<file path="design.v">
module alu(
	output reg[16 - 1:0] 		data_out,
	output reg 						  		valid_out,
	output reg							  		cmd_out,
	input [16 - 1:0] 			data_in,
	input 							  			valid_in,
	input 							  			cmd_in,
	output reg 									 	amm_read,
	output reg[8 - 1:0] 		amm_address,
	input [8 - 1:0] 			amm_readdata,
	input 									 			amm_waitrequest,
	input[1:0] 							 			amm_response,
	input clk,
	input rst_n
	);
	localparam ST_READ_HEAD = 3'h0, ST_READ_PAYLOAD = 3'h1, ST_DECODE = 3'h2, ST_OP_CODE = 3'h3,
	           ST_ERROR = 3'h4, ST_SEND = 3'h5, ST_SEND2 = 3'h6;
	reg[7:0] date[63:0];
	reg      is_addr[63:0];
	reg[5:0] numar_val;
	reg[5:0] i;
	reg[3:0] operatie;
	reg[2:0] state;
	reg[11:0] rez;
	reg       err;
	wire[5:0] last = numar_val - 6'd1;
	wire[7:0] cur  = date[i];
	reg[11:0] rez_next;
	reg       op_err;
	always @(*) begin
		rez_next = rez;
		op_err   = 1'b0;
		case(operatie)
			4'd0: rez_next = rez + {4'h0, cur};
			4'd1: rez_next = (i == 6'd0) ? {4'h0, cur} : (rez & {4'h0, cur});
			4'd2: rez_next = rez | {4'h0, cur};
			4'd3: rez_next = rez ^ {4'h0, cur};
			4'd4: if(numar_val == 6'd1) rez_next = {4'h0, ~cur}; else op_err = 1'b1;
			4'd5: if(numar_val == 6'd1) rez_next = {4'h0, cur} + 12'd1; else op_err = 1'b1;
			4'd6: if(numar_val == 6'd1) rez_next = {4'h0, cur} - 12'd1; else op_err = 1'b1;
			4'd7: if(numar_val == 6'd1) rez_next = {4'h0, 8'd0 - cur}; else op_err = 1'b1;
			4'd8: if(numar_val == 6'd2) rez_next = {4'h0, date[0] >> date[1]}; else op_err = 1'b1;
			4'd9: if(numar_val == 6'd2) rez_next = {4'h0, date[0] << date[1]}; else op_err = 1'b1;
			default: op_err = 1'b1;
		endcase
	end
	always @(posedge clk) begin
		if(!rst_n) begin
			state     <= ST_READ_HEAD;
			valid_out <= 1'b0;
			cmd_out   <= 1'b0;
			data_out  <= 0;
			amm_read  <= 1'b0;
			amm_address <= 0;
			i         <= 0;
			numar_val <= 0;
			operatie  <= 0;
			rez       <= 0;
			err       <= 1'b0;
		end
		else begin
			case(state)
				ST_READ_HEAD: begin
					valid_out <= 1'b0;
					cmd_out   <= 1'b0;
					i         <= 0;
					err       <= 1'b0;
					if(valid_in && cmd_in) begin
						numar_val <= data_in[5:0];
						operatie  <= data_in[11:8];
						if(data_in[5:0] == 6'd0)
							state <= ST_ERROR;
						else
							state <= ST_READ_PAYLOAD;
					end
				end
				ST_READ_PAYLOAD: begin
					if(valid_in) begin
						date[i]    <= data_in[7:0];
						is_addr[i] <= data_in[8];
						i <= i + 6'd1;
						if(i == last) begin
							i     <= 0;
							state <= ST_DECODE;
						end
					end
				end
				ST_DECODE: begin  
					if(is_addr[i]) begin
						if(!amm_read) begin
							amm_read    <= 1'b1;
							amm_address <= cur;
						end
						else if(!amm_waitrequest) begin
							amm_read <= 1'b0;
							if(amm_response != 2'b00)
								state <= ST_ERROR;
							else begin
								date[i]    <= amm_readdata;
								is_addr[i] <= 1'b0;
								i <= i + 6'd1;
								if(i == last) begin
									i     <= 0;
									rez   <= 0;
									state <= ST_OP_CODE;
								end
							end
						end
					end
					else begin
						i <= i + 6'd1;
						if(i == last) begin
							i     <= 0;
							rez   <= 0;
							state <= ST_OP_CODE;
						end
					end
				end
				ST_OP_CODE: begin  
					rez <= rez_next;
					i   <= i + 6'd1;
					if(op_err)
						state <= ST_ERROR;
					else if(i == last)
						state <= ST_SEND;
				end
				ST_ERROR: begin
					rez   <= 12'hbad;
					err   <= 1'b1;
					state <= ST_SEND;
				end
				ST_SEND: begin
					data_out  <= {11'h0, err, operatie};
					valid_out <= 1'b1;
					cmd_out   <= 1'b1;
					state     <= ST_SEND2;
				end
				ST_SEND2: begin
					data_out <= {4'h0, rez};
					cmd_out  <= 1'b0;
					state    <= ST_READ_HEAD;
				end
				default: state <= ST_READ_HEAD;
			endcase
		end
	end
endmodule
</file>
<file path="run.sh">
#!/bin/bash
# the make line also repeats each setting of config.mk as NAME=value (left out here)
make -C /OpenROAD-flow-scripts/flow DESIGN_CONFIG=/design/flow/config.mk WORK_HOME=/design/flow/orfs CLKGATE_MAP_FILE= finish
</file>
<file path="config.mk">
export PLATFORM = sky130hd
export DESIGN_NAME = alu
export DESIGN_NICKNAME = alu
export VERILOG_FILES = /design/flow/design.v
export SDC_FILE = /design/flow/constraint.sdc
export NUM_CORES = 4
export LEC_CHECK = 0
export CAP_MARGIN = 20
export CORE_MARGIN = 2
export CORE_UTILIZATION = 21
export SLEW_MARGIN = 20
</file>
<file path="constraint.sdc">
create_clock -name core_clock -period 4.78 [get_ports {clk}]
set_input_delay 0.9560 -clock core_clock [delete_from_list [all_inputs] [get_ports {clk}]]
set_output_delay 0.9560 -clock core_clock [all_outputs]
set_load 0.01 [all_outputs]
</file>
==> notes.md, run 1 <==
The run has ended; figures from its reports follow.

The detailed-routing iteration count for the pre-antenna-repair pass is 5. The clock period minus final worst setup slack is 4506 ps. Per the CTS log, the buffer count on the longest clock path is 3. The largest part of the power goes to registers. The layout report lists the combined flip-flop and latch area as 18610 um2. The most critical setup path has its endpoint at rez[6]$_SDFFE_PN0P_. STA classifies the critical path startpoint as a flop. The clock group total power is 4.90 mW. The worst setup skew after layout came out at 21.83 ps. The longest incremental delay of any stage on the critical path is reported as 570 ps. Of the total power, registers draw 0.532. In this run the worst hold path is classified as flop to flop. The total power consumption of the routed design came out at 11.51 mW. Setup repair after global routing left no endpoint under its margin. The H-tree generated during clock tree synthesis spans 3 levels. The final hold violation count came out at 0. The number of logged tool warnings is 42.

The insertion delay of the later-clocked pin in the worst-skew pair came out at 610 ps. The maximum vdd drop is 225.5 uV. TritonCTS built the clock tree. The leakage component of the power came out at 10.08 nW.

The kind of cell with the highest combined delay along the critical path is AND-OR/OR-AND gates. Max-cap violations in this run came to 0. In this run, power in flip-flops and latches comes to 6.12 mW. The first-pass GRT wire length came out at 109700 um. Entering global routing, the biggest net connects 65 pins.

Of the post-synthesis cell area, the dominant cell type holds 0.6244. The XOR/XNOR share of the synthesized area is 0.008220. The total track usage came out at 0.1081.

The worst setup path is of the flop to flop kind. The combinational logic power came out at 0.485 mW. The area share of fa/ha/maj cells after synthesis is 0.01111. The cell type with the highest aggregate area in the netlist is edfxtp_1.

The count of hold buffers inserted by post-cts repair came out at 0. The worst hold slack after final layout is 490.7 ps. For the worst setup path, the data required time is 5240 ps.

In this run, the number of DRC markers left after iteration 0 of detailed routing was 1679. The run finished with no timing, DRC or antenna violations. The share of flip-flops with an asynchronous set or reset came out at 0. The number of cells reported by Yosys stat comes to 1709. Per the post-place timing report, worst setup slack is 25.86 ps.

The vias per cell came out at 4.405. The area fraction in compound gates came out at 0.06608. Among the non-sequential cells, multiplexers take the most area. The maximum clock frequency came out at 0.2219 GHz. The distinct cell type count of the synthesized netlist is 86. The initial antenna violation count is 1.

The internal power contribution is 9.074 mW. Setup violations remaining at the end of the flow were counted as 0. The routability congestion estimate is 0.8801. The count of cells along the worst register-to-register path is 15. The floorplan step defined a core boundary enclosing 131100 um2. The period utilization is 0.9427.

The instance tally after logic synthesis is 1709. The combinational cell area excluding buffers and inverters came out at 8356 um2. The maximum net fanout on the critical path came out at 6.

The routed length on met3 came out at 5643 um. The multiplexer share of the synthesized area is 0.1494. The average footprint of a synthesized cell is 16.21 um2. The switching fraction of total power is 0.2115. Fill cells in the final layout number 13491. The startpoint of the most critical hold path is cmd_out$_SDFFE_PN0P_. Per the timing report, the most critical flop-to-flop path finishes at rez[6]$_SDFFE_PN0P_. Relative to the synthesized area, the layout overhead comes to 19.57%. The utilization after layout is 0.2526. The end point of the worst hold path is cmd_out$_SDFFE_PN0P_. The post-synthesis share of cell area spent on and, or, nand and nor gates came out at 0.06499.

The worst hold path was traced through 2 stages. The floorplan step defined a die boundary enclosing 134800 um2. The aggregate global routing overflow is 0. Counting buffers and inverters, the worst setup path is 15 cells deep.

The tally of nets with antenna violations remaining after routing came out at 0. The worst endpoint data arrival time is 4960 ps. The netlist area before placement came out at 27700 um2. The synthesis run shows the most used standard cells to be edfxtp_1, nor2_1, mux4_2.

By instance count, the cell type seen most on the critical path is buf_4. The combinational power share is 0.042. For reference, the critical path cell chain is buf_4 -> buf_12 -> buf_4 -> buf_4 -> mux4_2 -> mux4_2 -> a211oi_2 -> o32a_2 -> ha_1 -> o21ai_0 -> a211oi_1 -> a221o_1 -> a311o_1 -> a211oi_1 -> o32ai_1.

The worst path setup slack after routing is 274.0 ps. The power report puts the net switching power at 2.434 mW. Per the final report, max-transition violations number 0.

The synthesis report lists the most area-consuming cells as edfxtp_1, mux4_2, dfxtp_1. For this run, the number of Yosys warnings is 1. The power per standard cell area came out at 347.4 nW/um2. 58 I/O pins were placed. The post-detailed-route wirelength per cell is 20.18 um. The root buffer cell is clkbuf_16. The area reported by Yosys stat came out at 27700 um2. The met1 layer wirelength in the final routing is 31360 um. The via count is 16130. The wire length after detailed routing is 73910 um. Routed signal wires occupy layers up through met4. The final layout contains 1912 nets. The number of enable-type register cells in the synthesized netlist is 576.

The worst-case reg-to-reg setup slack stands at 270 ps. After legalization and detailed placement, the total HPWL measured 48010 um. The actual transition at the worst max-transition pin came out at 1117 ps. Among all stages on the critical path, the largest delay is contributed by mux4_2. The clock net sink count came out at 641.

Clock tree synthesis inserted a total of 67 buffers. The sequential fraction of the synthesis area came out at 0.6713. The synthesis report names the predominant flop master as edfxtp_1. The script reports the combined buffer and inverter count of the critical path as 4.

The die extent in y is 367.2 um. The endpoint class of the critical path is a flop. The die boundary width is 367.2 um. The floorplan has 133 rows. The number of global-route vias before repair came out at 15988. The core utilization at floorplan came out at 0.2113. The worst relative slew slack is 0.2525.

The most repeated cell in the gate-level netlist after synthesis is edfxtp_1. The detailed router reports a met2 wire length of 35330 um. The clock share of power came out at 0.426. The flop and latch count out of synthesis came out at 641. The number of remaining DRC errors came out at 0. The number of port buffers came out at 49. The CTS clock-pin slew for the worst setup and hold paths is 60 ps.
what timing repair did:
action                     CTS  global route
setup buffers                0             5
resized                      0             4
setup endpoints to repair    0             7
layout make-up:
cell class,instances,share of cell area
Clock buffer,83,0.05402
Clock inverter,35,0.007441
Inverter,41,0.004646
Sequential cell,641,0.5618
Timing Repair Buffer,184,0.05345
Multi-Input combinational cell,922,0.2522
Antenna cell,1,0.00007555
Tap cell,1755,0.06629
layer usage:
layer | vias to the layer above | global-route usage
li1 | 7093 | -
met1 | 8292 | 0.1447
met2 | 633 | 0.1764
met3 | 112 | 0.02403
met4 | 0 | 0.02814
met5 | - | 0
through the flow:
stage          area (um2)  std cells  TNS [ps]
2_1_floorplan       27710       1712         0
3_3_place_gp        30990       3536    -19.15
3_5_place_dp        30990       3536         0
4_1_cts             33020       3654         0
5_1_grt             33120       3662         0
6_report            33120       3662         0
==> inputs of run 2 (changes only) <==
CORE_UTILIZATION = 28   (was 21)
clock period = 6.45 ns   (was 4.78 ns; I/O delays follow)
==> run 2 against run 1 <==
Largest power group unchanged. Cell count fell by 15%. Synthesized cell count unchanged. Critical endpoint is now date[16][1]$_DFFE_PP_. Synthesized area did not move. Largest cell class unchanged. Flip-flop count is the same. Register-to-register slack better by 1000 ps. Global-route usage increased by 3.1 points. Die size is 25% lower. Sequential share of layout area increased by 2.3 points. Via count fell by 1.5%. Clock skew up 5.7 ps.
==> notes.md, run 2 <==
The run has ended; figures from its reports follow.

The worst endpoint data arrival time is 5410 ps (+450 ps). The clock share of power came out at 0.422 (-0.004). The summed negative setup slack over all endpoints is 0 ps (unchanged). The combinational cell area excluding buffers and inverters came to 8337 um2 (-0.22%).

The switching fraction of total power is 0.2122 (+0.0006623). For reference, the critical path cell chain is buf_12 -> mux4_1 -> mux4_2 -> mux2i_1 -> o2bb2ai_2 -> and2_1 -> nand2_1 -> a21oi_1 -> nand2_1 -> nor2_1. The total track usage came out at 0.1391 (+0.03100). The worst stage delay on the critical path came out at 990 ps (+420 ps). The instance count along the most critical hold path came out at 2 (unchanged). The area reported by Yosys stat is 27700 um2 (unchanged). The distinct cell type count of the synthesized netlist is 86 (unchanged). The half-perimeter wire length after detailed placement is 46520 um (-3.1%). The XOR/XNOR share of the synthesized area is 0.008220 (unchanged). The internal power contribution is 6.625 mW (-27%).

The maximum vdd drop was 245.1 uV (+8.7%). The multiplexer share of the synthesized area came out at 0.1494 (unchanged). The clock net sink count came out at 641 (unchanged). The share of flip-flops with an asynchronous set or reset is 0 (unchanged). Among the stages of the critical path, the cell type that occurs most often is nand2_1. The leakage component of the power is 9.685 nW (-3.9%). The Yosys warning count came out at 1 (unchanged). The initial antenna violation count came out at 0 (-1). The standard cell core area is 98280 um2 (-25%). The peak-usage layer in the global routing report is met2. Of the combinational cells, the family taking the most area is multiplexers.

The instance tally after logic synthesis came out at 1709 (unchanged). The flip-flop and latch power is 4.54 mW (-26%). The buffers inserted during post-CTS setup optimization came to 0 (unchanged). The netlist area before placement came out at 27700 um2 (unchanged). The total die area was 101500 um2 (-25%). The post-CTS resize count is 0 (unchanged).

The number of port buffers is 49 (unchanged). The routability congestion estimate is 0.8681 (-1.4%). The final count of negative-setup-slack endpoints was 0 (unchanged). The area share of fa/ha/maj cells after synthesis is 0.01111 (unchanged). The average footprint of a synthesized cell came out at 16.21 um2 (unchanged). The via count is 15889 (-1.5%). The count of routing violations after the opening detailed-route iteration came out at 1581 (-5.8%).

The post-synthesis share of cell area spent on and, or, nand and nor gates came to 0.06499 (unchanged). The combinational logic power is 0.324 mW (-33%). The met3 track utilization from global routing is 0.02283 (-0.001201). The worst hold path belongs to the class flop to flop. The number of nets in the layout is 1847 (-3.4%). The net switching power was 1.784 mW (-27%).

The total cell area at the placement stage came out at 29800 um2 (-3.8%). The flop and latch count out of synthesis came to 641 (unchanged). The number of global-route vias before repair was 15676 (-2.0%).

The area growth from synthesis to layout is 14.81%. The clock period minus final worst setup slack is 5167 ps (+660.8 ps). Yosys reports that the most numerous cell types are edfxtp_1, nor2_1, mux4_2. The yosys cell count is 1709 (unchanged). The final hold violation count came to 0 (unchanged). The number of enable-type register cells in the synthesized netlist came out at 576 (unchanged). Setup repair after global routing left no endpoint under its margin. The actual transition at the worst max-transition pin was 1168 ps (+50.96 ps). The number of buffers on the longest clock path came out at 3 (unchanged). The clock buffer count from CTS is 61 (-9.0%). The number of antenna repair diodes is 0 (-1). The number of primary I/O pins came out at 58 (unchanged). The combinational power share came out at 0.039 (-0.003). The post-route cell area came out at 31810 um2 (-4.0%). Looking at the setup timing report, the critical path kind is flop to flop. The count of cells along the worst register-to-register path came out at 10 (-5). The die extent in y was 318.5 um (-13%). Looking at hold timing, the worst path starts from operatie[0]$_SDFFE_PN0P_. Looking at the reg2reg group, the worst path ends at date[16][1]$_DFFE_PP_. The number of fill cells is 9417 (-30%). The first-pass GRT wire length is 106500 um (-2.9%). The met2 usage in global routing was 0.2292 (+0.05283). The most repeated cell in the gate-level netlist after synthesis is edfxtp_1. The number of remaining DRC errors is 0 (unchanged). STA classifies the critical path endpoint as a flop. The number of logged tool warnings came to 42 (unchanged). The area taken by flip-flops and latches came out at 18610 um2 (unchanged). The tally of nets with antenna violations remaining after routing came out at 0 (unchanged). The count of H-tree levels built during CTS came out at 2 (-1). The CTS clock-pin slew for the worst setup and hold paths is 60 ps (about the same). The aggregate global routing overflow is 0 (unchanged). On the critical path, the stage with the largest delay is an instance of nor2_1. The buffering stage count on the worst path with inverters included is 1 (-3). The period utilization is 0.8011 (-0.1416). The number of max-capacitance violations reported came out at 0 (unchanged). Looking at the cell usage after synthesis, the top flip-flop cell is edfxtp_1. The die boundary width came out at 318.5 um (-13%). The detailed-routing iteration count for the pre-antenna-repair pass was 6 (+1). TritonCTS built the clock tree. The sequential fraction of the synthesis area is 0.6713 (unchanged). The setup slack of the most critical reg-to-reg path is 1280 ps (+1010 ps). The critical path required time came out at 6690 ps (+1450 ps).

The insertion delay of the later-clocked pin in the worst-skew pair is 650 ps (+40 ps). The core utilization at floorplan came out at 0.2819 (+0.07063). The cell type with the highest aggregate area in the netlist is edfxtp_1. The maximum net fanout on the critical path came to 43 (+37).

The sequential share of power came out at 0.540 (+0.008). The depth of the critical timing path with buffers and inverters included came out at 10 (-5). The clock group total power is 3.55 mW (-28%).

The post-detailed-route wirelength per cell is 22.88 um (+13%). The most critical setup path has its endpoint at date[16][1]$_DFFE_PP_. The timing report attributes the biggest portion of critical-path delay to simple AND/OR/NAND/NOR gates. The area share of the largest cell type after synthesis was 0.6244 (unchanged). The number of rows in the core area is 115 (-14%).

The run finished with no timing, DRC or antenna violations. Sorting the synthesized cells by area gives the leading types as edfxtp_1, mux4_2, dfxtp_1. Ranked by power, first place goes to registers. The worst hold path terminates at operatie[0]$_SDFFE_PN0P_. The worst relative slew slack is 0.2153 (-0.03721). The maximum clock frequency is 0.1935 GHz (-13%). The maximum number of pins on one net before global-route repair is 65 (unchanged). The area fraction in compound gates was 0.06608 (unchanged). The number of pins exceeding their max-slew limit in the final report came out at 0 (unchanged).

The power per standard cell area came to 264.4 nW/um2 (-24%). The worst setup path is launched from a flop. The wire length after detailed routing is 71640 um (-3.1%). Clock tree synthesis selected as its root buffer the cell clkbuf_16. The count of hold buffers inserted by post-cts repair was 0 (unchanged).

The worst setup skew after layout is 27.53 ps (+5.696 ps). The vias per cell is 5.075 (+15%). The global routing usage on met1 came out at 0.1898 (+0.04516).
run 2: through the flow:
step                      hold WS (ps)  power, mW    util  setup slack (ps)  cells
after detailed placement         475.2      4.951  0.3033              1289   3015
final                            477.5      8.410  0.3236              1283   3131
after global placement           469.7      4.942  0.3033              1220   3015
after CTS                        484.9      8.475  0.3235              1241   3130
after floorplan                  444.9      4.834       -              1912   1712
after global routing             505.9      8.663  0.3236             854.8   3131
run 2: routing by layer:
layer	routed length (um)	share of wire	vias to the layer above
li1	-	-	6948
met1	30590	0.43	8222
met2	34540	0.48	604
met3	4712	0.066	115
met4	1800	0.025	0
met5	0	0	-
run 2: final cells by class:
class | count | share of cell area
Inverter | 41 | 0.004839
Multi-Input combinational cell | 922 | 0.2621
Clock buffer | 68 | 0.04882
Sequential cell | 641 | 0.5851
Clock inverter | 47 | 0.01353
Timing Repair Buffer | 125 | 0.03493
Tap cell | 1287 | 0.05063
==> inputs of run 3 (changes only) <==
CORE_UTILIZATION = 70   (was 28)
CTS_CLUSTER_DIAMETER = 27   (was not set)
CTS_CLUSTER_SIZE = 24   (was not set)
GPL_TIMING_DRIVEN = 1   (was not set)
MAX_ROUTING_LAYER = met4   (was not set)
SETUP_SLACK_MARGIN = 0.62   (was not set)
SLEW_MARGIN = 25   (was 20)
clock period = 3.09 ns   (was 6.45 ns; I/O delays follow)
==> run 3 against run 2 <==
The flow now stops in 4_1_cts. Die size down 59%. Synthesized area unchanged. Synthesized cell count unchanged.
==> notes.md, run 3 <==
Quick summary of the implementation run below.

The run stopped with a tool error. The flow stopped in 4_1_cts. The tool reported: "[ERROR DPL-0033] detailed placement checks failed during check placement".

For reference, the top cells by area after synthesis are edfxtp_1, mux4_2, dfxtp_1. The sequential fraction of the synthesis area came out at 0.6713 (unchanged). The XOR/XNOR share of the synthesized area came out at 0.008220 (unchanged). The half-perimeter wire length after detailed placement came out at 53000 um (+14%). The total die area is 41180 um2 (-59%). The Yosys warning count is 1 (unchanged). The area reported by Yosys stat is 27700 um2 (unchanged). The standard cell core area came out at 38830 um2 (-60%). The distinct cell type count of the synthesized netlist came out at 86 (unchanged). The number of enable-type register cells in the synthesized netlist is 576 (unchanged). The most repeated cell in the gate-level netlist after synthesis is edfxtp_1. The multiplexer share of the synthesized area came out at 0.1494 (unchanged). The area share of the largest cell type after synthesis was 0.6244 (unchanged). The post-synthesis share of cell area spent on and, or, nand and nor gates is 0.06499 (unchanged). Looking at the cell usage after synthesis, the top flip-flop cell is edfxtp_1. The share of flip-flops with an asynchronous set or reset is 0 (unchanged). The die extent in y is 202.9 um (-36%). The yosys cell count came out at 1709 (unchanged).

Sorting the synthesized cells by how often they occur yields edfxtp_1, nor2_1, mux4_2. The number of primary I/O pins came out at 58 (unchanged). The average footprint of a synthesized cell was 16.21 um2 (unchanged).

The flop and latch count out of synthesis came out at 641 (unchanged). The routability congestion estimate is 1.012 (+17%). The die boundary width came out at 202.9 um (-36%). The instance tally after logic synthesis came out at 1709 (unchanged). The core utilization at floorplan is 0.7135 (+0.4316).

The largest non-sequential cell family by area is multiplexers. The area share of fa/ha/maj cells after synthesis came out at 0.01111 (unchanged). The netlist area before placement is 27700 um2 (unchanged).

The number of rows in the core area is 72 (-37%). The total cell area at the placement stage was 30840 um2 (+3.5%).

The area fraction in compound gates came out at 0.06608 (unchanged). The largest total area in the synthesized netlist belongs to edfxtp_1. The number of port buffers came out at 49 (unchanged).
[run 3: per-stage QoR]
stage                     setup slack (ps)  instances
after floorplan                      -1033       1712
after global placement               -1002       2446
after detailed placement            -947.5       2446
==> inputs of run 4 (changes only) <==
CORE_MARGIN = 5   (was 2)
CORE_UTILIZATION = 37   (was 70)
CTS_CLUSTER_DIAMETER = not set   (was 27)
CTS_CLUSTER_SIZE = 74   (was 24)
GPL_ROUTABILITY_DRIVEN = 0   (was not set)
MAX_ROUTING_LAYER = not set   (was met4)
PLACE_DENSITY_LB_ADDON = 0.27   (was not set)
SETUP_SLACK_MARGIN = 0.77   (was 0.62)
SLEW_MARGIN = 20   (was 25)
TNS_END_PERCENT = 80   (was not set)
clock period = 3.17 ns   (was 3.09 ns; I/O delays follow)
==> run 4 against run 3 <==
Now fails the layout checks on negative setup slack. Synthesized area is the same. Synthesized cell count is the same. Die size grew 95%.
==> notes.md, run 4 <==
The run has ended; figures from its reports follow.

The run finished, with violations left. The report lists the violated layout checks as negative setup slack. The number of remaining DRC errors came out at 0. The pre-CTS worst setup slack is -917.5 ps (+30.00 ps). The switching fraction of total power came out at 0.2124. The number of cells on the worst hold path is listed as 2.

The startpoint of the most critical hold path is rez[11]$_SDFFE_PN0P_. The total die area is 80450 um2 (+95%). The clock group total power came out at 7.85 mW.

The cell type with the highest aggregate area in the netlist is edfxtp_1. The clock period minus final worst setup slack came out at 3906 ps. The flip-flop and latch power is 9.22 mW. The XOR/XNOR share of the synthesized area is 0.008220 (unchanged). The worst relative slew slack came out at 0.3057. The end point of the worst hold path is rez[11]$_SDFFE_PN0P_. In the post-synthesis netlist, the biggest area contributors are edfxtp_1, mux4_2, dfxtp_1. Broken down by cell family, the worst path's largest delay share belongs to AND-OR/OR-AND gates.

The worst register-to-register path has a depth of 17. The first detailed-routing pass took 6 iterations. The maximum net fanout on the critical path is 10.

The netlist area before placement is 27700 um2 (unchanged). The most critical min-delay path falls under flop to flop. The average footprint of a synthesized cell came to 16.21 um2 (unchanged). The sequential fraction of the synthesis area came to 0.6713 (unchanged). In the final layout, the multi-input gates occupy 8851 um2. The clock buffer count from CTS came out at 68. On the final layout, the worst hold slack is 489.3 ps.

The period utilization is 1.232. The tally of nets with antenna violations remaining after routing is 0. STA reports a reg2reg setup slack of -740 ps.

Pins over their slew limit in the final report were tallied at 0. The worst endpoint data arrival time is 4390 ps. The first global-routing pass estimated 118100 um of wire. The number of rows in the core area is 100 (+39%). The later pin in the worst-skew pair is clocked with a latency of 620 ps. The number of antenna repair diodes came out at 0.

The number of primary I/O pins is 58 (unchanged). The initial antenna violation count came to 2. Looking at the setup timing report, the critical path kind is flop to flop. The synthesis run shows the most used standard cells to be edfxtp_1, nor2_1, mux4_2. The largest non-sequential cell family by area is multiplexers. The area share of the largest cell type after synthesis came out at 0.6244 (unchanged). The via count is 17342. The number of fill cells came out at 6270.

The maximum vdd drop is 358.4 uV. The power per standard cell area is 507.6 nW/um2. The number of nets in the layout came out at 2145. The number of max-capacitance violations reported is 0. Setup repair after global routing could not meet its margin everywhere. The yosys cell count is 1709 (unchanged). The utilization after layout came out at 0.4764. The final hold violation count came out at 0.

The die extent in y came out at 283.6 um (+40%). The core utilization at floorplan came to 0.3727 (-0.3407). The sequential share of power came out at 0.513. The die boundary width is 283.6 um (+40%). The share of flip-flops with an asynchronous set or reset is 0 (unchanged). The worst setup path is captured at a flop. The buffering stage count on the worst path with inverters included came out at 4. The combinational power share came out at 0.050. The leakage component of the power came out at 11.67 nW. The area fraction in compound gates was 0.06608 (unchanged).

The depth of the critical timing path with buffers and inverters included came out at 17. The maximum clock frequency came out at 0.2560 GHz. The instance tally after logic synthesis came out at 1709 (unchanged). The destination of the worst register-to-register timing path is rez[7]$_SDFFE_PN0P_. The worst setup path is launched from a flop.

The dominant synthesized flop cell is edfxtp_1. The count of H-tree levels built during CTS is 3. The post-synthesis share of cell area spent on and, or, nand and nor gates is 0.06499 (unchanged). The number of global-route vias before repair is 17030.

Looking at the max-slew report, the worst-margin pin has a slew of 1027 ps. The worst path setup slack after routing came out at -736.4 ps. The worst setup skew after layout came out at 31.57 ps. The total track usage came out at 0.1955.

The critical path required time is 3650 ps. The critical path goes through buf_12 -> buf_16 -> mux4_2 -> mux4_2 -> o2bb2ai_2 -> nor3_2 -> buf_4 -> nor2_1 -> inv_1 -> ha_1 -> o21ai_1 -> a21oi_1 -> o21ai_2 -> o311a_1 -> o2111ai_1 -> a31oi_1 -> a21oi_1. The area taken by flip-flops and latches came out at 18610 um2. The area reported by Yosys stat came out at 27700 um2 (unchanged). The root buffer cell is clkbuf_16.

TritonCTS reports the number of clock sinks as 641. The number of port buffers is 49 (unchanged). Sorting the synthesis cell report by count puts at the top edfxtp_1.

The internal power contribution came out at 14.16 mW. The power report attributes to the clock group a share of 0.437. The cell type of the slowest stage on the worst timing path is mux4_2. The net switching power came out at 3.817 mW. The post-detailed-route wirelength per cell is 26.05 um.

The area share of fa/ha/maj cells after synthesis was 0.01111 (unchanged). The half-perimeter wire length after detailed placement came out at 55190 um (+4.1%). The largest share of the power goes to registers. The multiplexer share of the synthesized area is 0.1494 (unchanged). The wire length after detailed routing is 81030 um.

The area growth from synthesis to layout is 27.81%. The flop and latch count out of synthesis came out at 641 (unchanged). The CTS clock-pin slew for the worst setup and hold paths is 60 ps. The Yosys warning count is 1 (unchanged).

The worst stage delay on the critical path came out at 570 ps. The end point of the critical path is rez[7]$_SDFFE_PN0P_. The number of buffers on the longest clock path came out at 3.

The combinational logic power is 0.904 mW. The final power report lists total power as 17.97 mW. The count of hold buffers inserted by post-cts repair came out at 0. The aggregate global routing overflow came out at 0. The count of routing violations after the opening detailed-route iteration is 1728. The standard cell core area is 74320 um2 (+91%). TritonCTS built the clock tree. The number of enable-type register cells in the synthesized netlist came out at 576 (unchanged). The number of logged tool warnings came out at 45. The final count of negative-setup-slack endpoints came out at 1187. The vias per cell is 5.574. Entering global routing, the biggest net connects 41 pins.

The distinct cell type count of the synthesized netlist came out at 86 (unchanged).
## run 4: cell type report
class / instances / share of cell area
inverters: 41 / 0.004346
clock buffers: 85 / 0.05074
well taps: 969 / 0.03424
flip-flops and latches: 641 / 0.5256
clock inverters: 37 / 0.01103
repair buffers: 414 / 0.1241
multi-input cells: 924 / 0.2500
## run 4: metal layers
metal | part of all wire | track usage | vias to the layer above
li1 | - | - | 7566
met1 | 0.44 | 0.2807 | 8981
met2 | 0.47 | 0.3112 | 665
met3 | 0.070 | 0.03631 | 128
met4 | 0.025 | 0.04747 | 2
met5 | 0.00016 | 0 | -
## run 4: timing repair
item	4_1_cts	5_1_grt
pin swaps	7	26
gates resized	65	82
setup buffers	19	15
gates cloned	2	4
endpoints found under the setup margin	1188	1188
## run 4: through the flow
step	instances	setup TNS, ps	cell area [um2]
floorplan	1712	-71080	27820
global placement	2949	-550520	32260
detailed placement	2949	-602770	32260
CTS	3092	-475820	34890
global route	3111	-537830	35410
finish	3111	-478380	35410
==> inputs of run 5 (changes only) <==
CAP_MARGIN = 10   (was 20)
CORE_MARGIN = 2   (was 5)
CORE_UTILIZATION = 66   (was 37)
CTS_CLUSTER_DIAMETER = 306   (was not set)
CTS_CLUSTER_SIZE = not set   (was 74)
GPL_ROUTABILITY_DRIVEN = not set   (was 0)
MAX_ROUTING_LAYER = met4   (was not set)
PLACE_DENSITY_LB_ADDON = not set   (was 0.27)
SETUP_SLACK_MARGIN = -0.24   (was 0.77)
SLEW_MARGIN = 40   (was 20)
TNS_END_PERCENT = 5   (was 80)
clock period = 2.66 ns   (was 3.17 ns; I/O delays follow)
==> run 5 against run 4 <==
Still fails the layout checks on negative setup slack. Flip-flop count did not move. Worst setup slack lost 790 ps. Design area shrank 2.0%. Clock power rose by 9.4%. Combinational power increased by 37%. Non-clock buffer count decreased by 19. Routed wire length up 18%. Worst hold slack worse by 4.0 ps. Die size decreased by 46%. Sequential power is about 20% higher. Total power rose by 16%. Via count grew 13%. Highest routed layer is now met4.
==> notes.md, run 5 <==
The run has ended; figures from its reports follow.

The clock buffer count from CTS is 60 (-12%). The leakage component of the power came to 11.45 nW (-1.9%). The actual transition at the worst max-transition pin is 932.1 ps (-94.98 ps). The area fraction in compound gates is 0.06608 (unchanged).

Looking at the reg2reg group, the worst path ends at rez[8]$_SDFFE_PN0P_. The combinational logic power came out at 1.24 mW (+37%).

The number of nets in the layout came out at 2120 (-1.2%). The count of cells along the worst register-to-register path is 18 (+1). The instance count along the most critical hold path was 3 (+1).

The clock share of power came to 0.413 (-0.024). The area share of the largest cell type after synthesis came out at 0.6244 (unchanged). The utilization after layout came to 0.8329 (+0.3565).

The flow ran to the end, but the layout failed its checks. The number of enable-type register cells in the synthesized netlist is 576 (unchanged). The dominant synthesized flop cell is edfxtp_1. The first-pass GRT wire length came out at 134600 um (+14%).

The clock net sink count came out at 641 (unchanged). The pre-CTS worst setup slack was -1469 ps (-552.0 ps). The XOR/XNOR share of the synthesized area came out at 0.008220 (unchanged). The power per standard cell area is 599.6 nW/um2 (+18%). The number of primary I/O pins is 58 (unchanged). The count of H-tree levels built during CTS came out at 2 (-1).

The tally of nets with antenna violations remaining after routing is 0 (unchanged). Looking at hold timing, the worst path starts from data_in[11]. The maximum clock frequency is 0.2387 GHz (-6.8%). The summed negative setup slack over all endpoints came out at -1334060 ps (-855680 ps). The switching fraction of total power is 0.2262 (+0.01378).

The clock group total power is 8.59 mW (+9.4%). The Yosys warning count is 1 (unchanged). The final count of negative-setup-slack endpoints came out at 1188 (+0.084%). In the synthesized netlist, the cells that appear most often are edfxtp_1, nor2_1, mux4_2. The worst path setup slack after routing came out at -1529 ps (-792.8 ps).

Failing layout checks were recorded as negative setup slack. The post-synthesis share of cell area spent on and, or, nand and nor gates is 0.06499 (unchanged). Per the gpl log, the routability congestion estimate is 0.9760. The main area contributors are edfxtp_1, mux4_2, dfxtp_1. TritonCTS built the clock tree. The core utilization at floorplan came out at 0.6649 (+0.2922).

The critical path required time came to 3170 ps (-480 ps). The maximum net fanout on the critical path came out at 7 (-3). The insertion delay of the later-clocked pin in the worst-skew pair is 660 ps (+40 ps).

The yosys cell count came to 1709 (unchanged). The combinational power share is 0.060 (+0.010). The critical path is of the flop to flop type.

Looking at the group totals, the largest power group turns out to be registers. The net switching power was 4.706 mW (+23%). The maximum vdd drop is 1017 uV (+180%). The worst stage delay on the critical path came to 650 ps (+80 ps).

The area share of fa/ha/maj cells after synthesis is 0.01111 (unchanged). The vias per cell came to 7.353 (+32%). The final hold violation count is 0 (unchanged). The area growth from synthesis to layout came out at 25.27%. Sorting the synthesis cell report by count puts at the top edfxtp_1. The wire length after detailed routing came out at 95870 um (+18%). The flip-flop and latch power came out at 11.0 mW (+20%).

The total cell area at the placement stage came out at 31050 um2 (-3.8%). The flop and latch count out of synthesis is 641 (unchanged). The standard cell core area came out at 41670 um2 (-44%).

The post-route cell area is 34700 um2 (-2.0%). In this run the critical path is formed by buf_12 -> buf_6 -> mux4_2 -> mux2i_4 -> a221oi_4 -> a211oi_4 -> inv_2 -> ha_4 -> fa_2 -> a21o_1 -> a21oi_2 -> o21bai_1 -> a21oi_2 -> o21ai_2 -> xnor2_1 -> nor3_1 -> o21ai_1 -> and3_1. Looking at the hold checks, the worst path lands on operatie[3]$_SDFFE_PN0P_.

The distinct cell type count of the synthesized netlist came out at 86 (unchanged). The number of pins exceeding their max-slew limit in the final report is 0 (unchanged). The number of rows in the core area came to 75 (-25%). The area reported by Yosys stat was 27700 um2 (unchanged). The post-detailed-route wirelength per cell is 36.10 um (+39%).

The instance tally after logic synthesis is 1709 (unchanged). STA classifies the critical path startpoint as a flop. The netlist area before placement is 27700 um2 (unchanged). The number of global-route vias before repair is 19090 (+12%). The multiplexer share of the synthesized area came out at 0.1494 (unchanged). The family with the most delay on the worst path is AND-OR/OR-AND gates. The total power consumption of the routed design is 20.81 mW (+16%). The aggregate global routing overflow is 0 (unchanged).

The initial antenna violation count is 1 (-1). The number of logged tool warnings came to 47 (+4.4%). The via count is 19529 (+13%).

The setup slack of the most critical reg-to-reg path is -1530 ps (-790 ps). The worst setup skew after layout came out at 47.42 ps (+15.85 ps). The CTS clock-pin slew for the worst setup and hold paths is 60 ps (about the same).

Setup repair after global routing could not meet its margin everywhere. The number of remaining DRC errors is 0 (unchanged). The number of max-capacitance violations reported is 0 (unchanged).

According to the hold report, the worst path is of the input port to flop type. The average footprint of a synthesized cell came out at 16.21 um2 (unchanged). The capture point of the critical path was reported as rez[8]$_SDFFE_PN0P_. The share of flip-flops with an asynchronous set or reset is 0 (unchanged). The total die area came out at 43630 um2 (-46%). The synthesis run identifies the leading combinational cell family as multiplexers. The detailed-routing iteration count for the pre-antenna-repair pass is 8 (+2). The internal power contribution came to 16.10 mW (+14%). The sequential fraction of the synthesis area is 0.6713 (unchanged).

The depth of the critical timing path with buffers and inverters included came out at 18 (+1). The maximum number of pins on one net before global-route repair is 65 (+59%). The sequential share of power came out at 0.528 (+0.015). The buffering stage count on the worst path with inverters included came to 3 (-1). The timing report shows the most common cell along the critical path to be a21oi_2. The cell type that accounts for the most area after synthesis is edfxtp_1. The die extent in y came out at 208.9 um (-26%).

The number of port buffers was 49 (unchanged). The root buffer cell is clkbuf_16. The clock period minus final worst setup slack came out at 4189 ps (+282.8 ps). The worst relative slew slack is 0.3768 (+0.07109). On the critical path, the stage with the largest delay is an instance of mux4_2.

The number of buffers on the longest clock path came out at 3 (unchanged). The total track usage came out at 0.4502 (+0.2548). The period utilization is 1.575 (+0.3426). The half-perimeter wire length after detailed placement is 52770 um (-4.4%).

The endpoint class of the critical path is a flop. The count of routing violations after the opening detailed-route iteration is 3237 (+87%). The worst endpoint data arrival time was 4700 ps (+310 ps).

The die boundary width came out at 208.9 um (-26%).
-- run 5: repair_timing --
item                                    4_1_cts  5_1_grt
endpoints found under the setup margin     1188     1188
pin swaps                                    64       38
gates resized                               212       71
setup buffers                                42       21
gates cloned                                 10        2
hold buffers                                  0        0
-- run 5: through the flow --
| stage | hold WS (ps) | instances |
|---|---|---|
| after detailed placement | 476.1 | 2485 |
| final | 485.3 | 2656 |
| after floorplan | 444.9 | 1712 |
| after global placement | 473.8 | 2485 |
| after CTS | 462.4 | 2640 |
| after global routing | 490.1 | 2654 |
-- run 5: layout make-up --
| type | count | area, um2 |
|---|---|---|
| inverter | 41 | 158.9 |
| timing repair buffer | 395 | 3995 |
| sequential | 641 | 18610 |
| antenna | 3 | 7.507 |
| clock inverter | 25 | 200.2 |
| tap | 539 | 674.4 |
| fill | 1847 | 6960 |
| clock buffer | 86 | 1684 |
| multi-input combinational | 926 | 9374 |
-- run 5: layer usage --
metal / GRT usage / routed length, um
met1: 0.5652 / 31070
met2: 0.6718 / 42800
met3: 0.1330 / 14130
met5: - / 0
met4: 0.2377 / 7868
==> inputs of run 6 (changes only) <==
CAP_MARGIN = 20   (was 10)
CORE_MARGIN = 9   (was 2)
CORE_UTILIZATION = 68   (was 66)
SETUP_SLACK_MARGIN = -0.32   (was -0.24)
SLEW_MARGIN = 25   (was 40)
TNS_END_PERCENT = not set   (was 5)
clock period = 4.47 ns   (was 2.66 ns; I/O delays follow)
==> run 6 against run 5 <==
The layout still fails its checks (negative setup slack). Via count fell by 12%. Cell count fell by 8.2%. Global-route usage fell by 12 points. Die size rose by 11%. Critical path depth rose by 1. Synthesized cell count did not move. Worst setup slack improved by 1400 ps. Routed wire length fell by 21%. Fmax fell by 9.1%. Critical path type unchanged. Critical endpoint is now rez[9]$_SDFFE_PN0P_.
==> notes.md, run 6 <==
The run has ended; figures from its reports follow.

The run finished, with violations left. The checks that failed were negative setup slack. The area share of the largest cell type after synthesis is 0.6244 (unchanged). The worst stage delay on the critical path is 580 ps (-70 ps). The most repeated cell in the gate-level netlist after synthesis is edfxtp_1.

The number of remaining DRC errors came out at 0 (unchanged). The number of rows in the core area came out at 73 (-2.7%). The sequential share of power came out at 0.524 (-0.004). The power per standard cell area is 394.7 nW/um2 (-34%). Per the CTS log, the root buffer master is clkbuf_16. The net switching power came out at 2.640 mW (-44%). The area fraction in compound gates is 0.06608 (unchanged). The category of the most critical setup path is flop to flop.

The buffering stage count on the worst path with inverters included is 4 (+1). TritonCTS built the clock tree. The final count of negative-setup-slack endpoints is 7 (-99%).

The area reported by Yosys stat is 27700 um2 (unchanged). The number of pins exceeding their max-slew limit in the final report is 0 (unchanged). The multiplexer share of the synthesized area was 0.1494 (unchanged).

Per the STA report, the cell with the highest stage delay on the worst path is dfxtp_4. The netlist area before placement is 27700 um2 (unchanged). The core utilization at floorplan was 0.6925 (+0.02757). The combinational power share came to 0.042 (-0.018). By area the synthesized netlist is led by edfxtp_1, mux4_2, dfxtp_1. The number of global-route vias before repair was 16928 (-11%). The instance tally after logic synthesis was 1709 (unchanged). The vias per cell came to 7.014 (-4.6%). The average footprint of a synthesized cell came out at 16.21 um2 (unchanged). Listed in order, past its start point the critical path passes buf_4 -> mux4_2 -> mux2i_1 -> a2111oi_0 -> a41oi_1 -> buf_4 -> and3_1 -> buf_4 -> ha_1 -> a21o_1 -> a21oi_1 -> o21bai_1 -> a21oi_1 -> o21ai_0 -> a21oi_1 -> buf_4 -> o21ai_0 -> a21oi_1 -> nor3b_1.

The area share of fa/ha/maj cells after synthesis is 0.01111 (unchanged). The tally of nets with antenna violations remaining after routing was 0 (unchanged). The flop and latch count out of synthesis came out at 641 (unchanged). The instance count along the most critical hold path is 2 (-1). The half-perimeter wire length after detailed placement is 45860 um (-13%). The post-synthesis share of cell area spent on and, or, nand and nor gates came out at 0.06499 (unchanged). The number of logged tool warnings came out at 44 (-6.4%).

The post-route cell area came to 31640 um2 (-8.8%). The clock buffer count from CTS is 61 (+1.7%). The total cell area at the placement stage is 29470 um2 (-5.1%). The clock net sink count is 641 (unchanged). The CTS clock-pin slew for the worst setup and hold paths is 60 ps (about the same). The setup slack of the most critical reg-to-reg path came to -140 ps (+1390 ps). The die extent in y was 219.8 um (+5.2%). For reference, the top cells by count after synthesis are edfxtp_1, nor2_1, mux4_2. The maximum net fanout on the critical path came out at 16 (+9).

The clock share of power came to 0.434 (+0.021). The number of buffers on the longest clock path came out at 3 (unchanged). The most used flip-flop cell after synthesis is edfxtp_1. The combinational logic power is 0.524 mW (-58%). The total die area came out at 48330 um2 (+11%). The maximum vdd drop is 427.7 uV (-58%). The worst path setup slack after routing is -140.4 ps (+1389 ps).

The leakage component of the power was 10.13 nW (-12%). The dominant power group in this design is registers. The depth of the critical timing path with buffers and inverters included came out at 19 (+1). The worst endpoint data arrival time is 5150 ps (+450 ps).

The worst hold slack after final layout came out at 500.1 ps (+14.86 ps). The largest non-sequential cell family by area is multiplexers. The detailed-routing iteration count for the pre-antenna-repair pass came to 8 (unchanged). The post-CTS resize count is 0 (-100%). The clock group total power is 5.42 mW (-37%). The total track usage came out at 0.3282 (-0.1220). The distinct cell type count of the synthesized netlist came out at 86 (unchanged).

The insertion delay of the later-clocked pin in the worst-skew pair is 660 ps (about the same). Looking at the hold checks, the worst path lands on err$_SDFFE_PN0P_. The critical path required time was 5010 ps (+1840 ps). The path type of the worst min-delay path is flop to flop. The routability congestion estimate came out at 0.9223 (-5.5%).

The area growth from synthesis to layout came out at 14.22%. OpenSTA lists the critical path endpoint as rez[9]$_SDFFE_PN0P_. The count of cells along the worst register-to-register path came out at 19 (+1). The number of max-capacitance violations reported is 0 (unchanged).

The destination of the worst register-to-register timing path is rez[9]$_SDFFE_PN0P_. The post-detailed-route wirelength per cell came to 31.12 um (-14%). The share of flip-flops with an asynchronous set or reset is 0 (unchanged). The initial antenna violation count is 1 (unchanged).

The die boundary width was 219.8 um (+5.2%). The worst setup skew after layout came to 27.42 ps (-20.00 ps). The aggregate global routing overflow came out at 0 (unchanged). The standard cell core area came out at 40010 um2 (-4.0%). The sequential fraction of the synthesis area is 0.6713 (unchanged).

The worst relative slew slack is 0.2378 (-0.1389). The clock period minus final worst setup slack is 4610 ps (+421.2 ps). The biggest area contributor in the post-synthesis netlist is edfxtp_1. The final hold violation count is 0 (unchanged). The flip-flop and latch power came out at 6.55 mW (-40%). Per the hold report, the tightest min-delay path originates at err$_SDFFE_PN0P_. The first-pass GRT wire length is 112300 um (-17%). The Yosys warning count came out at 1 (unchanged). The XOR/XNOR share of the synthesized area came out at 0.008220 (unchanged). The via count is 17101 (-12%). The internal power contribution was 9.849 mW (-39%). The count of hold buffers inserted by post-cts repair came to 0 (unchanged).

The worst setup path is launched from a flop. The total power consumption of the routed design is 12.49 mW (-40%). The maximum clock frequency was 0.2169 GHz (-9.1%). The number of nets in the layout is 1915 (-9.7%). The number of enable-type register cells in the synthesized netlist came out at 576 (unchanged).

Grouping stages by cell kind, the critical path spends the most delay in AND-OR/OR-AND gates. The wire length after detailed routing came out at 75880 um (-21%). The yosys cell count came out at 1709 (unchanged). The actual transition at the worst max-transition pin came out at 1139 ps (+207.0 ps).

The endpoint class of the critical path is a flop. The number of primary I/O pins came out at 58 (unchanged). The maximum number of pins on one net before global-route repair is 65 (unchanged). The switching fraction of total power came to 0.2114 (-0.01478). The number of port buffers is 49 (unchanged). The pre-CTS worst setup slack came to -59.13 ps (+1410 ps). The period utilization came out at 1.031 (-0.5435). The count of H-tree levels built during CTS is 2 (unchanged). The count of routing violations after the opening detailed-route iteration is 2576 (-20%).
[run 6: cell type report]
type | instances | area [um2]
Inverter | 41 | 153.9
Sequential cell | 641 | 18610
Fill cell | 2050 | 8363
Tap cell | 525 | 656.9
Timing Repair Buffer | 193 | 1759
Multi-Input combinational cell | 922 | 8368
Clock buffer | 71 | 1574
Antenna cell | 1 | 2.502
Clock inverter | 44 | 518.0
[run 6: routing by layer]
metal | part of all wire | vias to the layer above | global-route usage | wire length [um]
met4 | 0.042 | 0 | 0.1297 | 3205
met3 | 0.12 | 212 | 0.06979 | 9170
met1 | 0.37 | 8509 | 0.4436 | 28290
met5 | 0 | - | - | 0
li1 | - | 7086 | - | -
met2 | 0.46 | 1294 | 0.4888 | 35220
[run 6: what timing repair did]
item | in CTS | in global routing
endpoints found under the setup margin | 0 | 2
setup buffers | 0 | 5
hold endpoints to repair | 0 | 0
[run 6: per-stage QoR]
| stage | std cells | utilization | setup TNS (ps) |
|---|---|---|---|
| global placement | 2317 | 0.7366 | -68.35 |
| floorplan | 1712 | - | -67.72 |
| finish | 2438 | 0.7910 | -441.3 |
| CTS | 2432 | 0.7890 | -365.0 |
| global route | 2438 | 0.7910 | -3772 |
| detailed placement | 2317 | 0.7367 | -163.4 |
==> inputs of run 7 (changes only) <==
CORE_MARGIN = 2   (was 9)
CORE_UTILIZATION = 23   (was 68)
CTS_CLUSTER_DIAMETER = not set   (was 306)
GPL_TIMING_DRIVEN = 0   (was 1)
PLACE_DENSITY_LB_ADDON = 0.05   (was not set)
SETUP_SLACK_MARGIN = not set   (was -0.32)
TNS_END_PERCENT = 20   (was not set)
clock period = 4.24 ns   (was 4.47 ns; I/O delays follow)
==> run 7 against run 6 <==
Still fails the layout checks on negative setup slack. Via count fell by 2.2%. Die size went up to 2.5 times the previous value. Sequential share of layout area is 6.6 points lower. Register-to-register slack worse by 270 ps. Synthesized area is the same. Critical endpoint is now rez[8]$_SDFFE_PN0P_. Highest routed layer unchanged.
==> notes.md, run 7 <==
The run has ended; figures from its reports follow.

The tally of nets with antenna violations remaining after routing came out at 0 (unchanged). The aggregate global routing overflow came out at 0 (unchanged). The worst path setup slack after routing is -413.7 ps (-273.3 ps). The largest non-sequential cell family by area is multiplexers.

The CTS clock-pin slew for the worst setup and hold paths came out at 60 ps (about the same). The area growth from synthesis to layout is 28.66%. The combinational logic power is 0.762 mW (+45%). The vias per cell is 4.644 (-34%). The maximum vdd drop came out at 269.1 uV (-37%). The sequential share of power was 0.473 (-0.051).

The buffering stage count on the worst path with inverters included was 8 (+4). The area reported by Yosys stat came out at 27700 um2 (unchanged). By count the netlist is led by edfxtp_1, nor2_1, mux4_2. The run finished, with violations left. In the post-synthesis netlist, the biggest area contributors are edfxtp_1, mux4_2, dfxtp_1.

The clock buffer count from CTS came out at 79 (+30%). The area share of the largest cell type after synthesis is 0.6244 (unchanged). The yosys cell count is 1709 (unchanged). The checks that failed were negative setup slack. The multiplexer share of the synthesized area is 0.1494 (unchanged). The die extent in y is 351.1 um (+60%). The net switching power is 3.263 mW (+24%).

In this run the worst setup path terminates at rez[8]$_SDFFE_PN0P_. The leakage component of the power came out at 10.96 nW (+8.2%). The number of logged tool warnings came to 44 (unchanged). The XOR/XNOR share of the synthesized area came out at 0.008220 (unchanged). The endpoint class of the critical path is a flop.

CTS placed an instance of clkbuf_16 at the clock tree root. The power per standard cell area was 409.1 nW/um2 (+3.7%). Looking at the group totals, the largest power group turns out to be clock. The insertion delay of the later-clocked pin in the worst-skew pair is 660 ps (about the same).

The worst relative slew slack is 0.3219 (+0.08409). The clock period minus final worst setup slack came out at 4654 ps (+43.32 ps). The pre-CTS worst setup slack came out at -2557 ps (-2498 ps). The standard cell core area is 119700 um2 (+200%). The via count is 16724 (-2.2%). The depth of the critical timing path with buffers and inverters included came out at 23 (+4). The critical path's slowest stage uses the library cell mux4_2. The average footprint of a synthesized cell is 16.21 um2 (unchanged).

The clock group total power came out at 6.92 mW (+28%). The number of port buffers was 48 (-2.0%). The number of remaining DRC errors came to 0 (unchanged). TritonCTS built the clock tree. The maximum net fanout on the critical path came out at 5 (-11).

The period utilization was 1.098 (+0.06617). The clock share of power came out at 0.475 (+0.041). For the worst reg-to-reg path, the endpoint reported by OpenROAD is rez[8]$_SDFFE_PN0P_. The utilization after layout was 0.2979 (-0.4931).

The report lists the cells along the critical path as buf_8 -> buf_12 -> buf_16 -> buf_16 -> buf_16 -> buf_16 -> mux4_2 -> a22oi_2 -> nand4_1 -> a211oi_4 -> buf_12 -> inv_8 -> ha_4 -> fa_2 -> a21o_1 -> a21oi_2 -> o21bai_2 -> a21oi_2 -> o21ai_2 -> xnor2_1 -> nor3_1 -> o21ai_1 -> and3_1. The netlist area before placement is 27700 um2 (unchanged). The distinct cell type count of the synthesized netlist is 86 (unchanged).

The critical path required time came out at 4790 ps (-220 ps). The number of antenna repair diodes is 0 (-1). The count of H-tree levels built during CTS came out at 3 (+1).

The number of rows in the core area is 127 (+74%). The family with the most delay on the worst path is AND-OR/OR-AND gates. The routability congestion estimate came to 0.8598 (-6.8%). The flop and latch count out of synthesis is 641 (unchanged). The detailed-routing iteration count for the pre-antenna-repair pass came out at 5 (-3). The clock net sink count is 641 (unchanged). The post-synthesis share of cell area spent on and, or, nand and nor gates came out at 0.06499 (unchanged). The number of max-capacitance violations reported is 0 (unchanged). The share of flip-flops with an asynchronous set or reset is 0 (unchanged). The wire length after detailed routing came out at 110300 um (+45%). The internal power contribution came out at 11.32 mW (+15%).

The half-perimeter wire length after detailed placement is 74800 um (+63%). The most numerous cell type found on the critical path is buf_16. The count of cells along the worst register-to-register path was 23 (+4). Checking hold timing, the worst path is listed with class flop to flop. The number of fill cells was 11849 (+480%).

The worst stage delay on the critical path is 580 ps (about the same). The number of pins exceeding their max-slew limit in the final report is 0 (unchanged). Setup repair after global routing could not meet its margin everywhere. The core utilization at floorplan is 0.2315 (-0.4609). The total track usage came out at 0.1851 (-0.1431). The final hold violation count came out at 0 (unchanged). The Yosys warning count is 1 (unchanged).

The total die area is 123200 um2 (+150%). The count of routing violations after the opening detailed-route iteration is 1251 (-51%). The worst hold slack after final layout came out at 479.0 ps (-21.10 ps). The initial antenna violation count is 1 (unchanged). The category of the most critical setup path is flop to flop. The final count of negative-setup-slack endpoints came out at 9 (+2). The area share of fa/ha/maj cells after synthesis is 0.01111 (unchanged).

The instance tally after logic synthesis came to 1709 (unchanged). The post-detailed-route wirelength per cell came out at 30.63 um (-1.6%). The count of hold buffers inserted by post-cts repair came out at 0 (unchanged). The number of primary I/O pins came to 58 (unchanged).

The endpoint of the worst hold path is reported as numar_val[5]$_SDFFE_PN0P_. The switching fraction of total power came out at 0.2238 (+0.01241). The number of buffers on the longest clock path came out at 3 (unchanged). The startpoint of the most critical hold path is numar_val[5]$_SDFFE_PN0P_. The number of global-route vias before repair came to 17056 (+0.76%). The most repeated cell in the gate-level netlist after synthesis is edfxtp_1. The combinational power share is 0.052 (+0.010). The worst endpoint data arrival time came out at 5200 ps (+50 ps). The total power consumption of the routed design is 14.58 mW (+17%). The sequential fraction of the synthesis area came out at 0.6713 (unchanged). The maximum number of pins on one net before global-route repair is 65 (unchanged). The setup slack of the most critical reg-to-reg path is -410 ps (-270 ps). The die boundary width is 351.1 um (+60%). The first-pass GRT wire length is 150600 um (+34%). The worst setup skew after layout is 31.89 ps (+4.472 ps). The kind of start point of the critical path is a flop.

Among all flip-flop cells after synthesis, the most frequent one is edfxtp_1. The area fraction in compound gates came out at 0.06608 (unchanged). The instance count along the most critical hold path came to 2 (unchanged). The maximum clock frequency is 0.2149 GHz (-0.93%). The number of nets in the layout is 1984 (+3.6%). The number of enable-type register cells in the synthesized netlist was 576 (unchanged).

The flip-flop and latch power is 6.90 mW (+5.3%). The actual transition at the worst max-transition pin is 1014 ps (-125.0 ps). Sorting the Yosys area breakdown by cell type puts at the top edfxtp_1.
==> run 7: stage by stage <==
stage / std cells / area, um2 / setup TNS, ps
6_report: 3601 / 35640 / -2279
4_1_cts: 3579 / 35170 / -22530
2_1_floorplan: 1712 / 27740 / 0
3_5_place_dp: 3384 / 30650 / -806690
5_1_grt: 3601 / 35640 / -3789
3_3_place_gp: 3372 / 30230 / -2019100
==> run 7: layer usage <==
| layer | vias to the layer above | GRT usage | share of wire |
|---|---|---|---|
| li1 | 7266 | - | - |
| met1 | 8987 | 0.2412 | 0.45 |
| met2 | 339 | 0.3077 | 0.49 |
| met3 | 132 | 0.02247 | 0.028 |
| met4 | 0 | 0.04231 | 0.024 |
| met5 | - | - | 0 |
==> run 7: final cells by class <==
cell class | instances | area, um2 | share of cell area
sequential | 641 | 18600 | 0.5219
multi-input combinational | 922 | 9572 | 0.2685
clock buffer | 99 | 2137 | 0.05996
tap | 1612 | 2017 | 0.05659
timing repair buffer | 139 | 1555 | 0.04363
buffer | 105 | 1117 | 0.03135
clock inverter | 42 | 478.0 | 0.01341
inverter | 41 | 165.2 | 0.004634
==> run 7: repair_timing <==
item | in CTS | in global routing
setup buffers | 54 | 24
setup endpoints to repair | 1161 | 640
gates resized | 293 | 68
gates cloned | 3 | 0
pin swaps | 28 | 37
==> inputs of run 8 (changes only) <==
CORE_MARGIN = 9   (was 2)
CORE_UTILIZATION = 65   (was 23)
CTS_CLUSTER_DIAMETER = 306   (was not set)
GPL_TIMING_DRIVEN = 1   (was 0)
PLACE_DENSITY_LB_ADDON = not set   (was 0.05)
SETUP_SLACK_MARGIN = 0.62   (was not set)
TNS_END_PERCENT = not set   (was 20)
clock period = 4.99 ns   (was 4.24 ns; I/O delays follow)
==> run 8 against run 7 <==
Non-clock buffer count is 88 lower. Critical path type unchanged. Now clean on timing, DRC and antenna. Total power is 27% lower. Clock skew is 11 ps lower. Largest power group is now registers. Sequential power is 15% lower. Worst hold slack better by 16 ps. Worst setup slack better by 1200 ps. Synthesized cell count stayed put. Design area is 12% lower. Via count is 1.6% lower. Combinational power is about 40% lower. Fmax is 9.4% higher.
==> notes.md, run 8 <==
The run has ended; figures from its reports follow.

The run finished with no timing, DRC or antenna violations. The die boundary width came out at 224.4 um (-36%). The area taken by flip-flops and latches came out at 18610 um2 (about the same). The largest total area in the synthesized netlist belongs to edfxtp_1. The worst hold path begins at err$_SDFFE_PN0P_. The via count came out at 16460 (-1.6%). The Yosys warning count is 1 (unchanged).

The worst path setup slack after routing is 737.3 ps (+1151 ps). After synthesis, the most frequently instantiated cells are edfxtp_1, nor2_1, mux4_2. The internal power contribution came to 8.407 mW (-26%). The critical path required time came out at 5240 ps (+450 ps).

The count of cells along the worst register-to-register path came out at 13 (-43%). The worst stage delay on the critical path came out at 710 ps (+130 ps). The multiplexer share of the synthesized area is 0.1494 (unchanged). Looking at the gate-level netlist, the highest instance count belongs to edfxtp_1. The end point of the critical path is date[2][3]$_DFFE_PP_.

The distinct cell type count of the synthesized netlist came out at 86 (unchanged). The area growth from synthesis to layout came out at 12.94%. The aggregate global routing overflow came out at 0 (unchanged). The total track usage came out at 0.2922 (+0.1071).

The wire length after detailed routing is 71040 um (-36%). The pre-CTS worst setup slack came out at 334.6 ps (+2891 ps). The instance tally after logic synthesis came out at 1709 (unchanged). The critical path is of the flop to flop type.

The actual transition at the worst max-transition pin was 1113 ps (+99.26 ps). The number of fill cells was 2524 (-79%). Traced cell by cell, the critical path runs through buf_12 -> buf_12 -> buf_4 -> mux4_1 -> mux4_2 -> mux2i_1 -> o2bb2ai_2 -> and2_1 -> nand2_1 -> a21oi_1 -> nand2_1 -> buf_4 -> nor2_1. The vias per cell came out at 6.847 (+47%). STA shows the worst min-delay path finishing at err$_SDFFE_PN0P_. The half-perimeter wire length after detailed placement came out at 44930 um (-40%). The clock period minus final worst setup slack is 4253 ps (-401.0 ps).

The power per standard cell area is 339.7 nW/um2 (-17%). The path type of the worst min-delay path is flop to flop. The main area contributors are edfxtp_1, mux4_2, dfxtp_1. The summed negative setup slack over all endpoints is 0 ps (+2279 ps). The combinational cell area excluding buffers and inverters came out at 8461 um2 (-12%).

Looking at the critical path, the single cell with the biggest stage delay is nor2_1. The first-pass GRT wire length is 105300 um (-30%). The routability congestion estimate is 0.9326 (+8.5%). The maximum net fanout on the critical path is 17 (+12).

The instance count along the most critical hold path is 2 (unchanged). The count of hold buffers inserted by post-cts repair came out at 0 (unchanged). The yosys cell count is 1709 (unchanged). The clock buffer count from CTS is 60 (-24%).

The final hold violation count came out at 0 (unchanged). The number of port buffers is 49 (+2.1%). The core utilization at floorplan came out at 0.6590 (+0.4274). The maximum number of pins on one net before global-route repair came out at 65 (unchanged). The combinational logic power was 0.461 mW (-40%). The worst endpoint data arrival time came out at 4500 ps (-700 ps).

The standard cell core area is 42040 um2 (-65%). The initial antenna violation count was 1 (unchanged). The setup slack of the most critical reg-to-reg path came to 740 ps (+1150 ps). The maximum clock frequency was 0.2351 GHz (+9.4%). The CTS clock-pin slew for the worst setup and hold paths came to 60 ps (about the same). The clock share of power came out at 0.405 (-0.070). The area reported by Yosys stat came out at 27700 um2 (unchanged). The tally of nets with antenna violations remaining after routing is 0 (unchanged). The post-detailed-route wirelength per cell came out at 29.55 um (-3.5%). The number of rows in the core area was 75 (-41%). In this design, the largest share of critical-path delay is due to simple AND/OR/NAND/NOR gates. TritonCTS built the clock tree. The number of global-route vias before repair came out at 15770 (-7.5%). The die extent in y was 224.4 um (-36%). The sequential fraction of the synthesis area is 0.6713 (unchanged). The count of routing violations after the opening detailed-route iteration is 2162 (+73%). The final count of negative-setup-slack endpoints came out at 0 (-9). The area share of fa/ha/maj cells after synthesis is 0.01111 (unchanged). The switching fraction of total power is 0.2091 (-0.01474). The number of primary I/O pins is 58 (unchanged). The number of logged tool warnings was 45 (+2.3%). The total die area came out at 50380 um2 (-59%).

The average footprint of a synthesized cell came to 16.21 um2 (unchanged). The number of nets in the layout came out at 1877 (-5.4%). The power group with the largest share is registers.

The net switching power is 2.222 mW (-32%). The maximum vdd drop came out at 501.4 uV (+86%). The clock net sink count came to 641 (unchanged). The number of remaining DRC errors is 0 (unchanged).

The post-synthesis share of cell area spent on and, or, nand and nor gates is 0.06499 (unchanged). The period utilization came to 0.8522 (-0.2453). The insertion delay of the later-clocked pin in the worst-skew pair came to 630 ps (-30 ps). The leakage component of the power is 9.838 nW (-10%). The number of pins exceeding their max-slew limit in the final report came out at 0 (unchanged).

The worst setup path is launched from a flop. The detailed-routing iteration count for the pre-antenna-repair pass is 6 (+1). The area share of the largest cell type after synthesis came out at 0.6244 (unchanged). The number of max-capacitance violations reported is 0 (unchanged). The number of enable-type register cells in the synthesized netlist was 576 (unchanged). The number of placed cells counting well taps came to 2285 (-32%).

The XOR/XNOR share of the synthesized area came out at 0.008220 (unchanged). The count of H-tree levels built during CTS is 2 (-1). The synthesis run identifies the leading combinational cell family as multiplexers. The share of flip-flops with an asynchronous set or reset came out at 0 (unchanged).

In this run the clock root is driven by a clkbuf_16. The clock group total power came out at 4.31 mW (-38%). The flop and latch count out of synthesis came out at 641 (unchanged).

The final cell count without fillers is 2404 (-33%). The combinational power share came out at 0.043 (-0.009). The flip-flop and latch power came to 5.86 mW (-15%). The number of buffers on the longest clock path is 3 (unchanged).

The netlist area before placement is 27700 um2 (unchanged). Setup repair after global routing could not meet its margin everywhere. STA lists the endpoint of the worst register-to-register path as date[2][3]$_DFFE_PP_. For this run, the leading register cell type out of synthesis is edfxtp_1. The area fraction in compound gates came to 0.06608 (unchanged). The depth of the critical timing path with buffers and inverters included is 13 (-43%). The buffering stage count on the worst path with inverters included is 4 (-4). The worst setup skew after layout was 20.69 ps (-11.21 ps). The worst relative slew slack is 0.2550 (-0.06687). The sequential share of power is 0.551 (+0.078). STA classifies the critical path endpoint as a flop.
[run 8: repair_timing]
action | 4_1_cts | 5_1_grt
buffers inserted | 10 | 4
setup endpoints to repair | 399 | 380
resized | 8 | 39
pin swaps | 1 | 7
[run 8: layout make-up]
| class | count | area share |
|---|---|---|
| tap | 539 | 0.02156 |
| clock inverter | 33 | 0.007918 |
| timing repair buffer | 156 | 0.05015 |
| inverter | 41 | 0.004919 |
| multi-input combinational | 922 | 0.2704 |
| antenna | 1 | 0.00007998 |
| sequential | 641 | 0.5949 |
| clock buffer | 71 | 0.05003 |
[run 8: metrics by stage]
stage | util | total power, mW | cell area [um2] | hold WS [ps]
after floorplan | - | 6.249 | 27720 | 444.9
after global placement | 0.6930 | 6.407 | 29140 | 472.8
after detailed placement | 0.6930 | 6.415 | 29140 | 480.3
after CTS | 0.7404 | 10.67 | 31130 | 495.2
after global routing | 0.7442 | 10.89 | 31290 | 518.3
final | 0.7442 | 10.63 | 31290 | 494.6
[run 8: per-layer routing]
metal	GRT usage	vias up	part of all wire
li1	-	7006	-
met1	0.4164	8358	0.40
met2	0.4288	947	0.46
met3	0.05483	149	0.10
met4	0.08876	0	0.031
met5	-	-	0
No activity file was given, so power comes from the tool's default toggle rates.
